==> flow/design.v (excerpt) <==
module boron_dec (
    input  clk, rst, start, input [63:0] plain_text, input [79:0] master_key,
    output reg done, output reg [63:0] cipher_text
);
    parameter IDLE = 3'b000, KEYGEN = 3'b011, ROUND = 3'b001;
    reg [2:0] reg_sm_main;
    reg [4:0] reg_round_counter;
    reg [63:0] reg_plaintext;
    wire [63:0] reg_nextplaintext;
    reg [79:0] reg_key;
    wire [79:0] reg_nextkey, dec_reg_nextkey;
    key_scheduler ks(.clk(clk), .rst(rst), .round_counter(reg_round_counter), .i_ks_oldkey(reg_key), .o_ks_newkey(reg_nextkey));
    dec_key_scheduler dks(.clk(clk), .rst(rst), .round_counter(reg_round_counter), .i_ks_oldkey(reg_key), .o_ks_newkey(dec_reg_nextkey));
    dec_add_round_key ark(.i_ark_cipher(reg_plaintext), .i_ark_key(dec_reg_nextkey[63:0]), .o_ark_msg(reg_nextplaintext));
    always @(posedge clk ) begin
        if(!rst) begin
            reg_sm_main <= IDLE;
            done <= 1'b0;
        end
        else begin
            done <= 1'b0;
            case (reg_sm_main)
                IDLE:  
                    if(start) begin
                        reg_plaintext <= plain_text;
                        reg_key <= master_key;
                        reg_sm_main <= KEYGEN;
                        reg_round_counter <= 5'd1;
                    end
                    else
                        reg_sm_main <= IDLE;
                KEYGEN:
                    if(reg_round_counter < 25) begin
                        reg_key <= reg_nextkey;
                        reg_round_counter <= reg_round_counter + 1;
                        reg_sm_main <= KEYGEN;
                    end else begin
                        reg_sm_main <= ROUND;
                        reg_plaintext <= (reg_nextkey[63:0] ^ reg_plaintext);
                        reg_key <= reg_nextkey;
                    end
                ROUND:
                    if(reg_round_counter > 1) begin
                        reg_plaintext <= reg_nextplaintext;
                        reg_key <= dec_reg_nextkey;
  ...
Size: roughly 1300 cells after synthesis, ~210 I/O pins, ~15000 um2 of cells after synthesis.
clock: 5.0 ns
lec_check: 0
abc_area: 0
cap_margin: 0
core_aspect_ratio: 0.99
core_margin: 2
core_utilization: 40
cts_cluster_diameter: 46
cts_cluster_size: 71
gpl_timing_driven: 0
place_density_lb_addon: 0.24
setup_slack_margin: 0.89
slew_margin: 25
run.sh (not shown) runs the stock make flow with config.mk's settings and CLKGATE_MAP_FILE=.
The baseline ran to the end with no violations.
Change:
ABC_AREA = default   (was 0)
CAP_MARGIN = 30   (was 0)
CORE_ASPECT_RATIO = 0.74   (was 0.99)
CTS_CLUSTER_DIAMETER = default   (was 46)
PLACE_DENSITY_LB_ADDON = default   (was 0.24)
Result: The new run passed the timing, design-rule and antenna checks. Setup slack gets better by 310 ps. Count of clock-buffer cells in the layout shrinks by 7. Cell area shrinks by 1.7%. Clock power shrinks by 29%. Sequential cell count stays the same.
Change:
CAP_MARGIN = 20   (was 30)
CORE_ASPECT_RATIO = default   (was 0.74)
CORE_UTILIZATION = 69   (was 40)
CTS_CLUSTER_SIZE = default   (was 71)
GPL_TIMING_DRIVEN = default   (was 0)
SETUP_SLACK_MARGIN = default   (was 0.89)
SLEW_MARGIN = 20   (was 25)
clock period = 3.36 ns   (was 5.0 ns; I/O delays follow)
Outcome: Combinational power climbs by 40%. Clock skew drops by 5.6 ps. Worst setup slack degrades by 1300 ps. Power climbs by about 50%. Utilization climbs by 35 points. Via count drops by about 1.3%.
Change:
CORE_UTILIZATION = 40   (was 69)
clock period = 5.0 ns   (was 3.36 ns; I/O delays follow)
Outcome: Critical path depth is lower by 2. Area after synthesis is unchanged. Sequential power decreases by 33%. Synthesized cell count stays the same. Clock-buffer cell count rises by 7. Sequential share of layout area shrinks by 0.33 points. Wire length grows by 1.4%. Clock power falls by 30%. Final cell count is higher by 10%. Non-clock buffer count goes down by 17. Global-route usage decreases by 15 points.
Change:
CORE_UTILIZATION = 71   (was 40)
clock period = 4.97 ns   (was 5.0 ns; I/O delays follow)
What happened: Hold slack is about the same; register-to-register slack got worse by 150 ps; total power shrinks by 2.1%; clock power shrinks by about 10%; sequential power stays flat; area after synthesis does not change; global-route usage grows by 15 points.
Change:
CAP_MARGIN = 15   (was 20)
CORE_UTILIZATION = 72   (was 71)
clock period = 3.64 ns   (was 4.97 ns; I/O delays follow)
What happened: Non-clock buffer count is higher by 6. Wire length climbs by a little under a tenth. Power rose by well over a third. Final area grows slightly.

run A:
Starting RTL as in the previous note.
make LEC_CHECK=0 ABC_AREA=0 CAP_MARGIN=25 CELL_PAD_IN_SITES_DETAIL_PLACEMENT=2 CELL_PAD_IN_SITES_GLOBAL_PLACEMENT=2 CORE_MARGIN=2 CORE_UTILIZATION=53 CTS_CLUSTER_DIAMETER=224 CTS_CLUSTER_SIZE=52 GPL_ROUTABILITY_DRIVEN=1 GPL_TIMING_DRIVEN=0 MAX_ROUTING_LAYER=met4 SETUP_SLACK_MARGIN=0.22 SLEW_MARGIN=0 TNS_END_PERCENT=20 finish   # period 3.67 ns
Run A failed in detailed placement with DPL-0033.
--- input diff run A..run B ---
- clearing CELL_PAD_IN_SITES_DETAIL_PLACEMENT, which used to be 2
- clearing CELL_PAD_IN_SITES_GLOBAL_PLACEMENT, which used to be 2
- clearing TNS_END_PERCENT, which used to be 20
- swapping 0 for 20 in SLEW_MARGIN
- swapping 53 for 66 in CORE_UTILIZATION
- putting HOLD_SLACK_MARGIN at -0.09 where nothing was set
- clearing ABC_AREA, which used to be 0
- clearing GPL_TIMING_DRIVEN, which used to be 0
- clearing CTS_CLUSTER_DIAMETER, which used to be 224
- swapping 25 for 20 in CAP_MARGIN
- clearing MAX_ROUTING_LAYER, which used to be met4
- clearing GPL_ROUTABILITY_DRIVEN, which used to be 1
- clearing CTS_CLUSTER_SIZE, which used to be 52
- clearing SETUP_SLACK_MARGIN, which used to be 0.22
- swapping 3.67 for 3.73 in the clock period (ns, I/O delays scaled along)
Notes after the runs:
FAIL: run A; every other run in run B and run A is clean. Yosys stat chip area: run A vs run B, no meaningful difference. Chip width (run B vs. run A) decreases by more than 10%. Run B -> run A: complex-gate fraction of the synthesized area flat. Die area (run B over run A): decrease, 5600 sq um.
Inputs modified between run B and run C:
- CORE_UTILIZATION: 66 -> 57
- HOLD_SLACK_MARGIN: -0.09 -> unset
- the clock period (ns, I/O delays scaled along): 3.73 -> 2.57
Findings:
- FAIL: run C; every other run in run B and run C is clean
- Nothing crashed in run C and all stages finished; the problem is that the final layout failed, the offending checks being negative setup slack.
- Of run B and run C, the higher worst hold slack belongs to run C.
- Re post-route cell area: run B and run C aren't equal, and the higher value belongs to run C.
- Relative to run B, slew at the pin with the worst max-slew slack increased by 0.057 ns in run C.
- Diff run B and run C: global routing usage on met1 lower in run C
- Comparing the two runs side by side, run C comes out behind run B on setup slack at placement.
- Cells: run C has more instances than run B
- Run B has a higher largest driver fanout on the critical path than run C.
- Looking at time the final worst path needs with I/O delays and setup across run B and run C, the one that comes out higher is run B.
- Comparing run B and run C, row count is lower on run B.
- Compared with run B, in run C mux share of post-synthesis cell area did not really move, final clock period utilization by the worst path went up.
## Diff of input files: run D against run C
- CORE_UTILIZATION now 40, was 57
- the clock period (ns, I/O delays scaled along) now 3.36, was 2.57
Findings:
Run D went all the way through the flow, and no timing, DRC or antenna check failed. In run D, the first-pass GRT wire length came out 1.3% below the value in run C. Run D: cell area lower than run C. Relative to run C, design internal power decreased by about 33% in run D. Compared with run C, in run D post-detailed-placement cell area down 6.8%, power consumed by combinational cells dropped about 45%, final non-filler cell total went down, global-route usage now sits lower. Taking run C as the reference, in run D power consumed by the clock network lower; number of vias in the routed layout lower.
Here is what was changed in the inputs of run E compared with run D.
- CORE_ASPECT_RATIO now 0.74, previously not set
- GPL_TIMING_DRIVEN now 0, previously not set
- SETUP_SLACK_MARGIN now 0.89, previously not set
- the clock period (ns, I/O delays scaled along) now 5.0, was 3.36
## What came out
- Side by side, data required time of the critical path turned out higher in run E than in run D.
- Status: sequential cell area fraction in the yosys report parity (run D, run E)
- Diff run D and run E: final cell count higher in run E
- For number of vias per cell after detailed routing, dividing the value from run E by the value from run D gives 1.05.
- Compared with run D, run E shows a higher number of global-route vias before repair.
### run E -> run F
- SLEW_MARGIN now 25, was 20
- CTS_CLUSTER_DIAMETER now 46, previously not set
- CTS_CLUSTER_SIZE now 71, previously not set
- MAX_ROUTING_LAYER now met4, previously not set
- PLACE_DENSITY_LB_ADDON now 0.26, previously not set
- CAP_MARGIN now 0, was 20
- TNS_END_PERCENT now 50, previously not set
- CORE_ASPECT_RATIO now 0.99, was 0.74
- ABC_AREA now 0, previously not set
Run F finished end to end and its layout was clean on timing, DRC and antenna. Run F vs run E on worst slew margin relative to its limit: run F is the higher one. Re cell area: run E was lower than run F. Run F against run E: clock latency at the later pin of the worst-skew pair shrank by 0.05 ns, fraction of power consumed by combinational cells shrank by 4.6 points, total power grew by 16%. ~same hold slack in run F and run E. Between run F and run E, the net count reported at finish is higher for run F. Number of standard cells reported by yosys: run F vs run E identical. The largest stage delay on the critical path of run E and that of run F are within noise of each other. From run E to run F the numbers moved as follows: leakage dissipation climbed 0.00029 uW; clock network power share now sits higher.

## pepper
The RTL this note starts from:
==> flow/design.v <==
module s_box (
    input [3:0] i_sb, output [3:0] o_sb
);
    assign o_sb[0] = (!i_sb[3]&!i_sb[2]&i_sb[1]) | (!i_sb[2]&i_sb[1]&i_sb[0]) 
    | (!i_sb[3]&i_sb[2]&!i_sb[1]) | (i_sb[2]&!i_sb[1]&i_sb[0]) | 
    (i_sb[3]&!i_sb[2]&!i_sb[1]&!i_sb[0]) | (i_sb[3]&i_sb[2]&i_sb[1]&!i_sb[0]);
    assign o_sb[1] = (!i_sb[3]&!i_sb[2]&!i_sb[0]) | (!i_sb[3]&!i_sb[1]&!i_sb[0]) | (i_sb[2]&i_sb[1]&i_sb[0]) 
| (i_sb[3]&!i_sb[2]&i_sb[0]) | (i_sb[3]&i_sb[2]&i_sb[1]);
    assign o_sb[2] = (!i_sb[3]&!i_sb[2]&!i_sb[1]) | (!i_sb[2]&!i_sb[1]&!i_sb[0]) | (!i_sb[3]&i_sb[2]&!i_sb[0]) 
| (i_sb[3]&i_sb[1]&i_sb[0]) | (i_sb[3]&i_sb[2]&i_sb[0]);
    assign o_sb[3] = (!i_sb[3]&!i_sb[2]&!i_sb[0]) | (!i_sb[3]&i_sb[1]&!i_sb[0]) | (!i_sb[3]&i_sb[2]&i_sb[0]) 
| (i_sb[3]&!i_sb[1]&!i_sb[0]) | (i_sb[3]&!i_sb[2]&i_sb[1]&i_sb[0]);
endmodule
module block_shuffle (
    input [15:0] i_bs, output [15:0] o_bs
);
    assign o_bs = {i_bs[7:4], i_bs[3:0], i_bs[15:12], i_bs[11:8]};
endmodule
module round_permutation #(
    parameter [5:0] shift = 5'b0000,
    parameter [7:0] data_length = 8'd16
)(
    input [data_length - 1:0] i_rp,  output [data_length - 1:0] o_rp
); 
assign o_rp = (i_rp << shift) | (i_rp >> (data_length - shift));
endmodule
module key_scheduler (
    input clk, rst, input [4:0] round_counter, input [79:0] i_ks_oldkey, output [79:0] o_ks_newkey 
);
    wire [79:0] level_shift;
    wire [79:0] level_sbox;
    wire [4:0] xor_rc;
    round_permutation #(.shift(13), .data_length(80)) rp (.i_rp(i_ks_oldkey), .o_rp(level_shift));
    s_box sb(.i_sb(level_shift[3:0]), .o_sb(level_sbox[3:0]));
    assign level_sbox[79:4] = level_shift[79:4];
    assign xor_rc = level_sbox[63:59]^(round_counter -1);
    assign o_ks_newkey = {level_sbox[79:64], xor_rc, level_sbox[58:0]};
endmodule
module dec_s_box (
    input [3:0] i_sb, output reg [3:0] o_sb 
);
    always @(*) begin
        case(i_sb)
        4'h0: o_sb = 4'hA;
        4'h1: o_sb = 4'h3;
        4'h2: o_sb = 4'h9;
        4'h3: o_sb = 4'hE;
        4'h4: o_sb = 4'h1;
        4'h5: o_sb = 4'hD;
        4'h6: o_sb = 4'hF;
        4'h7: o_sb = 4'h4;
        4'h8: o_sb = 4'hC;
        4'h9: o_sb = 4'h5;
        4'hA: o_sb = 4'h7;
        4'hB: o_sb = 4'h2;
        4'hC: o_sb = 4'h6;
        4'hD: o_sb = 4'h8;
        4'hE: o_sb = 4'h0;
        4'hF: o_sb = 4'hB;
        endcase
    end
endmodule
module dec_block_shuffle (
    input [15:0] i_bs, output [15:0] o_bs
);
    block_shuffle bs (i_bs, o_bs);
endmodule
module dec_round_permutation #(
    parameter [5:0] shift = 5'b0000,
    parameter [7:0] data_length = 8'd16
)(
    input [data_length - 1:0] i_rp,  output [data_length - 1:0] o_rp
); 
    assign o_rp = (i_rp >> shift) | (i_rp << (data_length - shift));
endmodule
module dec_XOR_layer (
    input [63:0] i_xor, output [63:0] o_xor
);
    assign o_xor = {(i_xor[63:48]^i_xor[47:32]), (i_xor[47:32]^i_xor[31:16]^i_xor[15:0]),(i_xor[63:48]^i_xor[47:32]^i_xor[31:16]), (i_xor[31:16]^i_xor[15:0])};
endmodule
module dec_permutation_layer (
    input [63:0] i_pl, output [63:0] o_pl
);
    wire [63:0] rp2bs;
    wire [63:0] xor2rp;
    dec_XOR_layer xl(.i_xor(i_pl), .o_xor(xor2rp));
            dec_round_permutation #(.shift(1), .data_length(16)) rp0(.i_rp(xor2rp[(16*0 + 15):16*0]), .o_rp(rp2bs[15:0]));
            dec_round_permutation #(.shift(4), .data_length(16)) rp1(.i_rp(xor2rp[(16*1 + 15):16*1]), .o_rp(rp2bs[(16 + 15):16*1]));
            dec_round_permutation #(.shift(7), .data_length(16)) rp2(.i_rp(xor2rp[(16*2 + 15):16*2]), .o_rp(rp2bs[(16*2 + 15):16*2]));
            dec_round_permutation #(.shift(9), .data_length(16)) rp3(.i_rp(xor2rp[(16*3 + 15):16*3]), .o_rp(rp2bs[(16*3 + 15):16*3]));
    genvar i;
    generate
        for (i = 0; i < 4; i = i +1 ) begin
            dec_block_shuffle bs(.i_bs(rp2bs[(16*i + 15):16*i]), .o_bs(o_pl[(16*i + 15):16*i]));
        end
    endgenerate
endmodule
module dec_add_round_key (
    input [63:0] i_ark_cipher, input [63:0] i_ark_key,
    output [63:0] o_ark_msg
);
    wire [63:0] sb2xor;
    wire [63:0] pl2sb;
    dec_permutation_layer pl(.i_pl(i_ark_cipher), .o_pl(pl2sb));
    genvar j;
    generate    
    for(j=0; j < 16; j = j + 1) begin
            dec_s_box sb(.i_sb(pl2sb[(4*j + 3):4*j]), .o_sb(sb2xor[(4*j + 3):4*j]));
        end
    endgenerate
    assign o_ark_msg = i_ark_key ^ sb2xor;
endmodule
module dec_key_scheduler (
    input clk, rst, input [4:0] round_counter, input [79:0] i_ks_oldkey, output [79:0] o_ks_newkey 
);
    wire [79:0] level_shift;
    wire [79:0] level_sbox;
    wire [4:0] xor_rc;
    assign {level_sbox[79:64], xor_rc, level_sbox[58:0]} = i_ks_oldkey;
    assign level_sbox[63:59] = xor_rc ^(round_counter -1);
    assign level_shift[79:4] = level_sbox[79:4];
    dec_s_box sb(.i_sb(level_sbox[3:0]), .o_sb(level_shift[3:0]));
    dec_round_permutation #(.shift(13), .data_length(80)) rp (.i_rp(level_shift), .o_rp(o_ks_newkey));
endmodule
module boron_dec (
    input  clk, rst, start, input [63:0] plain_text, input [79:0] master_key,
    output reg done, output reg [63:0] cipher_text
);
    parameter IDLE = 3'b000, KEYGEN = 3'b011, ROUND = 3'b001;
    reg [2:0] reg_sm_main;
    reg [4:0] reg_round_counter;
    reg [63:0] reg_plaintext;
    wire [63:0] reg_nextplaintext;
    reg [79:0] reg_key;
    wire [79:0] reg_nextkey, dec_reg_nextkey;
    key_scheduler ks(.clk(clk), .rst(rst), .round_counter(reg_round_counter), .i_ks_oldkey(reg_key), .o_ks_newkey(reg_nextkey));
    dec_key_scheduler dks(.clk(clk), .rst(rst), .round_counter(reg_round_counter), .i_ks_oldkey(reg_key), .o_ks_newkey(dec_reg_nextkey));
    dec_add_round_key ark(.i_ark_cipher(reg_plaintext), .i_ark_key(dec_reg_nextkey[63:0]), .o_ark_msg(reg_nextplaintext));
    always @(posedge clk ) begin
        if(!rst) begin
            reg_sm_main <= IDLE;
            done <= 1'b0;
        end
        else begin
            done <= 1'b0;
            case (reg_sm_main)
                IDLE:  
                    if(start) begin
                        reg_plaintext <= plain_text;
                        reg_key <= master_key;
                        reg_sm_main <= KEYGEN;
                        reg_round_counter <= 5'd1;
                    end
                    else
                        reg_sm_main <= IDLE;
                KEYGEN:
                    if(reg_round_counter < 25) begin
                        reg_key <= reg_nextkey;
                        reg_round_counter <= reg_round_counter + 1;
                        reg_sm_main <= KEYGEN;
                    end else begin
                        reg_sm_main <= ROUND;
                        reg_plaintext <= (reg_nextkey[63:0] ^ reg_plaintext);
                        reg_key <= reg_nextkey;
                    end
                ROUND:
                    if(reg_round_counter > 1) begin
                        reg_plaintext <= reg_nextplaintext;
                        reg_key <= dec_reg_nextkey;
                        reg_round_counter <= reg_round_counter - 1;
                        reg_sm_main <= ROUND;
                    end
                    else begin
                        cipher_text <= reg_nextplaintext;
                        done <= 1'b1;
                        reg_sm_main <= IDLE;
                    end
                default:
                    reg_sm_main <= IDLE;
            endcase
        end
    end
endmodule
Settings: LEC_CHECK=0, CAP_MARGIN=20, CORE_MARGIN=2, CORE_UTILIZATION=72, CTS_CLUSTER_SIZE=10, SETUP_SLACK_MARGIN=1.46, SLEW_MARGIN=20; clock period 4.97 ns.
For juniper, these inputs were changed with respect to pepper:
- HOLD_SLACK_MARGIN newly set to 0.3
- SETUP_SLACK_MARGIN removed (was 1.46)
- CTS_CLUSTER_SIZE changed from 10 to 38
- CORE_UTILIZATION changed from 72 to 65
- the clock period (ns, I/O delays scaled along) changed from 4.97 to 2.57
==> results <==
- The flow for juniper finished, though final verification flagged negative setup slack.
- pepper reached the end of the flow, and the finished layout is clean on the timing, design-rule and antenna checks.
- juniper vs pepper, portion of total power attributed to combinational logic went up by 7.9 points.
- Delta (juniper minus pepper): final area grew by about 13%; routed wire length picked up an extra 8100 um.
- Going from pepper to juniper, total instance count after detailed placement grows by about 10%.
- pepper consumes less power than juniper.
- Comparing pepper and juniper, the lower CTS buffer count was measured on juniper.
- Delay of the slowest critical-path stage | juniper below pepper
- Final cell count without fillers, pepper and juniper, lower one = pepper.
Relative to juniper, the following input files were edited for zinc:
- CORE_UTILIZATION changed from 65 to 57
- HOLD_SLACK_MARGIN changed from 0.3 to 0.24
- CTS_CLUSTER_SIZE changed from 38 to 41
- the clock period (ns, I/O delays scaled along) changed from 2.57 to 1.87
[summary]
Against juniper, floorplan die width in zinc rose by a few percent. In terms of number of port buffers, juniper and zinc differ only marginally. zinc: it failed with a tool error in global routing, so there are no final results. Of zinc and juniper, the higher die outline area belongs to zinc. Between juniper and zinc, the flow reports placed instance count increasing by a little under 10%.
Modified inputs, tundra compared to zinc
- CORE_UTILIZATION now 65, was 57
- HOLD_SLACK_MARGIN now -0.1, was 0.24
- CTS_CLUSTER_SIZE no longer set, was 41
- the clock period (ns, I/O delays scaled along) now 2.78, was 1.87
==> results <==
tundra finished every stage and its layout cleared the timing, design-rule and antenna checks. Cell total after placement: tundra < zinc. In tundra the TritonCTS buffer count turned out 3 lower than in zinc. tundra vs zinc — detailed placement HPWL dropped 15%. Per the comparison of tundra with zinc, number of standard-cell rows in the floorplan -about 5%; post-CTS setup buffer count moved down. tundra -> zinc: register area share after synthesis delta 0, exact match. tundra vs. zinc: proportion of synthesized flip-flops having asynchronous set or reset was more or less identical; number of instances in the synthesized netlist was more or less identical. Weighted congestion at the end of routability-driven global placement is higher on zinc. Measured against zinc, the floorplan core area of tundra comes out at 0.886 times the reference value. Cmp tundra and zinc / chip footprint / lower: tundra.
Power and IR drop assume default switching activity.
